==> inputs of run a <==
// LMFE
module LMFE ( clk, reset, Din, in_en, busy, out_valid, Dout, mem_cen, mem_wen, mem_addr, mem_d, mem_q);
export LEC_CHECK = 0
export ABC_AREA = 1
export CAP_MARGIN = 15
export CORE_MARGIN = 2
export CORE_UTILIZATION = 70
export CTS_CLUSTER_DIAMETER = 93
export HOLD_SLACK_MARGIN = -0.1
export SETUP_SLACK_MARGIN = 0.19
export SLEW_MARGIN = 20
create_clock -name core_clock -period 2.91 [get_ports {clk}]
run.sh (not shown) runs the stock make flow with config.mk's settings and CLKGATE_MAP_FILE=.
==> inputs of run b, as changes to run a <==
Settings changed: CTS_CLUSTER_DIAMETER 93 to 363, HOLD_SLACK_MARGIN -0.1 to default, SETUP_SLACK_MARGIN 0.19 to default.
==> flow/constraint.sdc (replaced) <==
create_clock -name core_clock -period 2.7 [get_ports {clk}]
set_input_delay 0.5400 -clock core_clock [delete_from_list [all_inputs] [get_ports {clk}]]
set_output_delay 0.5400 -clock core_clock [all_outputs]
set_load 0.01 [all_outputs]
==> inputs of run c, as changes to run a <==
Settings changed: CAP_MARGIN 15 to 20, CORE_ASPECT_RATIO from default to 0.92, CORE_UTILIZATION 70 to 72, CTS_CLUSTER_DIAMETER 93 to 311, CTS_CLUSTER_SIZE from default to 10, HOLD_SLACK_MARGIN -0.1 to default, SETUP_SLACK_MARGIN 0.19 to 1.59, TNS_END_PERCENT from default to 10.
==> flow/constraint.sdc (replaced) <==
create_clock -name core_clock -period 5.38 [get_ports {clk}]
set_input_delay 1.0760 -clock core_clock [delete_from_list [all_inputs] [get_ports {clk}]]
set_output_delay 1.0760 -clock core_clock [all_outputs]
set_load 0.01 [all_outputs]
==> inputs of run d, as changes to run a <==
Settings changed: CAP_MARGIN 15 to 40, CORE_UTILIZATION 70 to 72, CTS_CLUSTER_DIAMETER 93 to 371, CTS_CLUSTER_SIZE from default to 15, HOLD_SLACK_MARGIN -0.1 to 0.28, PLACE_DENSITY from default to 0.73, SETUP_SLACK_MARGIN 0.19 to default.
==> flow/constraint.sdc (replaced) <==
create_clock -name core_clock -period 2.82 [get_ports {clk}]
set_input_delay 0.5640 -clock core_clock [delete_from_list [all_inputs] [get_ports {clk}]]
set_output_delay 0.5640 -clock core_clock [all_outputs]
set_load 0.01 [all_outputs]
==> results.sh <==
# physical design summary
export IMPL_check_faults="negative setup slack"
export IMPL_drt_iter0_markers=4580
export IMPL_rows=83
export IMPL_worst_path_max_fanout=8
export IMPL_fin_worst_skew_ns=0.0282
export IMPL_grt_max_degree=232
export IMPL_setup_slack_ns=-0.313
export IMPL_status="complete, but fails checks"
export IMPL_inverters_excl_clock=712
export IMPL_cts_setup_buffers=11
export IMPL_reg2reg_from="MainCT.countwin_col_r[1]"
export IMPL_finalSetupViolCount=8
export IMPL_antenna_found_initial=0
The numbers above come from run d.

==> results.sh <==
# physical design summary
export IMPL_fin_worst_skew_ns=0.0303
export IMPL_netlist_area_leader_share=0.171
export IMPL_status="timing/DRC/antenna clean"
export IMPL_setup_slack_ns=1.64
export IMPL_cts_setup_buffers=0
export IMPL_inverters_excl_clock=712
export IMPL_finalSetupViolCount=0
export IMPL_reg2reg_from="med.in_r[5]"
export IMPL_worst_path_max_fanout=36
The numbers above come from run c.

==> results.sh <==
# physical design summary
export IMPL_status="complete, but fails checks"
export IMPL_check_faults="negative setup slack"
export IMPL_drt_iter0_markers=6612
export IMPL_inverters_excl_clock=713
export IMPL_fillers=2515
export IMPL_fin_worst_skew_ns=0.0335
export IMPL_antenna_cells=3
export IMPL_worst_path_max_fanout=6
export IMPL_fin_crit_ns=3.23
export IMPL_rr_worst_depth=15
export IMPL_grt_pass1_vias=37700
export IMPL_finalSetupViolCount=35
export IMPL_grt_max_degree=232
export IMPL_drc=0
export IMPL_rows=84
export IMPL_reg2reg_from="med.in_r[1]"
export IMPL_antenna_found_initial=4
export IMPL_grt_use_met3=0.0786
export IMPL_setup_slack_ns=-0.317
The numbers above come from run a.

==> results.sh <==
# implementation run metrics
export IMPL_place_ws_ns=-0.342
export IMPL_status="aborted with a tool error"
export IMPL_cts_setup_buffers=36
export IMPL_toolErrorMsg="[ERROR GRT-0232] Routing congestion too high. Check the congestion heatmap in the GUI."
export IMPL_syn_area_per_cell_um2=7.40
export IMPL_ff_type="dfrtp_1"
export IMPL_rows=84
export IMPL_haltStage="5_1_grt"
export IMPL_grt_util_met1=0.894
export IMPL_ys_sh_aoi=0.294
export IMPL_netlist_area_leader_share=0.171
The numbers above come from run b.

